## indigo
// chipmunk
module chipmunk
	#(parameter addrSize = 12)
	(input clk,
	 input reset,
	 input [addrSize-1:0] startPC,
	 input [7:0] dataBus,
	 output [7:0] dataBusWrite,
	 output reg [addrSize-1:0] addrBus,
	 output weMem,
	 output done);
For scale: ~100 flip-flops, ~44 I/O pins, roughly 0.010 mm² of cells after synthesis.
clock: 5.0 ns
lec_check: 0
abc_area: 1
cap_margin: 20
core_margin: 2
core_utilization: 54
cts_cluster_diameter: 262
cts_cluster_size: 97
place_density_lb_addon: 0.04
slew_margin: 20
tns_end_percent: 15
run.sh (not shown) runs the stock make flow with config.mk's settings and CLKGATE_MAP_FILE=.
indigo completed end to end with timing, DRC and antenna clean.
For raven, these inputs were changed with respect to indigo:
Settings: CORE_UTILIZATION now 40, was 54; ABC_AREA no longer set, was 1; GPL_TIMING_DRIVEN now 0, previously not set; CORE_ASPECT_RATIO now 1.1, previously not set; PLACE_DENSITY_LB_ADDON no longer set, was 0.04; PLACE_DENSITY now 0.78, previously not set; GPL_ROUTABILITY_DRIVEN now 0, previously not set; CTS_CLUSTER_SIZE now 58, was 97; TNS_END_PERCENT no longer set, was 15; MAX_ROUTING_LAYER now met4, previously not set; SETUP_SLACK_MARGIN now 0.03, previously not set; CTS_CLUSTER_DIAMETER no longer set, was 262; CORE_MARGIN now 8, was 2; CELL_PAD_IN_SITES_GLOBAL_PLACEMENT now 3, previously not set; CELL_PAD_IN_SITES_DETAIL_PLACEMENT now 1, previously not set.
[summary]
- Summary of raven over indigo: post-CTS setup repair buffer count shows an increase of 14; final core utilization shows a reduction of 13 points.
- Against indigo as the reference, raven delivers a lower synthesized cell count.
- raven vs indigo: wire length of the first global-routing pass up in raven
- Higher maximum net fanout on the critical path was reported by raven, not indigo.
- The power share of the combinational group of raven is higher than that of indigo.
- Floorplan die height, raven vs indigo: up by more than a quarter
- Relative to indigo, proportion of cell area occupied by registers has decreased by 2.2 points in raven.
- Against indigo, raven reports a signed area change from the synthesized netlist to the final layout that is higher.
- [diff] routed wire length, raven relative to indigo: regression
Relative to raven, the following input files were edited for sierra:
Settings: ABC_AREA: unset -> 1; PLACE_DENSITY: 0.78 -> 0.8; SETUP_SLACK_MARGIN: 0.03 -> unset; CORE_UTILIZATION: 40 -> 47; CTS_CLUSTER_SIZE: 58 -> 97; GPL_TIMING_DRIVEN: 0 -> unset; CELL_PAD_IN_SITES_GLOBAL_PLACEMENT: 3 -> unset; TNS_END_PERCENT: unset -> 15; CORE_MARGIN: 8 -> 2; CORE_ASPECT_RATIO: 1.1 -> unset; CELL_PAD_IN_SITES_DETAIL_PLACEMENT: 1 -> unset; GPL_ROUTABILITY_DRIVEN: 0 -> unset; MAX_ROUTING_LAYER: met4 -> unset; CTS_CLUSTER_DIAMETER: unset -> 262; CAP_MARGIN: 20 -> 0.
Findings:
The growth of design area from synthesis to finish in sierra sits 5.0 points below the value recorded for raven. Post-synth area from yosys stat ended up 3.4% lower on sierra than on raven. Of raven and sierra, the run reporting the lower post-route clock period utilization was sierra. Internal power summed over all cells (sierra vs. raven) decreases by a few percent. Against raven as the reference, sierra delivers a lower xor/xnor cell area share of the yosys netlist. sierra: no failed stages, no open violations at the end. Taking raven as the reference, in sierra cell resize tally after clock tree synthesis saw a decrease, combined area of all synthesized cells saw a decrease, sequential power saw little to no change. sierra vs raven, cell area went down by about 7.5%.
Edits applied to the flow inputs when going from sierra to maple:
Settings: CTS_CLUSTER_DIAMETER: 262 -> unset; PLACE_DENSITY: 0.8 -> unset; CTS_CLUSTER_SIZE: 97 -> unset; TNS_END_PERCENT: 15 -> unset; CAP_MARGIN: 0 -> 20; CORE_UTILIZATION: 47 -> 33; ABC_AREA: 1 -> unset; the clock period (ns, I/O delays scaled along): 5.0 -> 4.69.
Results
- The final layouts of sierra and maple pass the timing, DRC and antenna checks.
- Compared with sierra, maple shows total stage count of the critical path lower by 8.
- In maple relative to sierra, total via count after detailed routing had gone down by a little under 10%.
- Diff sierra -> maple: routed wire length has decreased, area share of and/or/nand/nor cells after synthesis decreased by 9.1 points relative to the old numbers, fraction of area in clock buffers and inverters decreased 0.53 points, unique cell type count in the Yosys netlist shows an increase of about 80%.
- Share of cell area taken by muxes after synthesis, sierra and maple: lower on sierra
The inputs of lagoon differ from those of maple as listed below.
Settings: changing CORE_UTILIZATION from 33 to 72; setting TNS_END_PERCENT to 20 for the first time; changing the clock period (ns, I/O delays scaled along) from 4.69 to 4.53.
- lagoon: combinational power about 5% above maple
- maple → lagoon: first-pass GRT wire length lower, least setup slack across all paths after layout now sits lower.
- On fraction of power consumed by the clock network: between lagoon and maple, it ends up lower for maple.
- Relative to maple, cell area decreased by 0.92% in lagoon.
- On clock skew, lagoon and maple are basically level.
Input-level comparison between pepper and lagoon:
Settings: an added ABC_AREA of 1; a deleted TNS_END_PERCENT that had been 20; an added SETUP_SLACK_MARGIN of -0.3; an added CTS_CLUSTER_SIZE of 73; a change of the clock period (ns, I/O delays scaled along) from 4.53 to 3.21.
==> results <==
- As the logs show, pepper stopped at global routing (5_1_grt) after a tool error, so it never reached the end of the flow.
- pepper vs lagoon: synthesized area down in pepper
- Relative to lagoon, area of the synthesized netlist per yosys stat has decreased by 3.4% in pepper.
- Delta (pepper minus lagoon): die size went down by 510 µm², number of cells produced by synthesis saw an increase, area fraction in compound gates after synthesis saw a decrease, vertical die dimension has decreased, post-cts resize count saw an increase.
- Per the comparison of pepper with lagoon, core area shrank by 270 µm²; overall die width shrank by about 1.7%.
- pepper vs lagoon, main combinational cell family by area after synthesis: simple AND/OR/NAND/NOR gates vs AND-OR/OR-AND gates
Power and IR drop assume default switching activity.
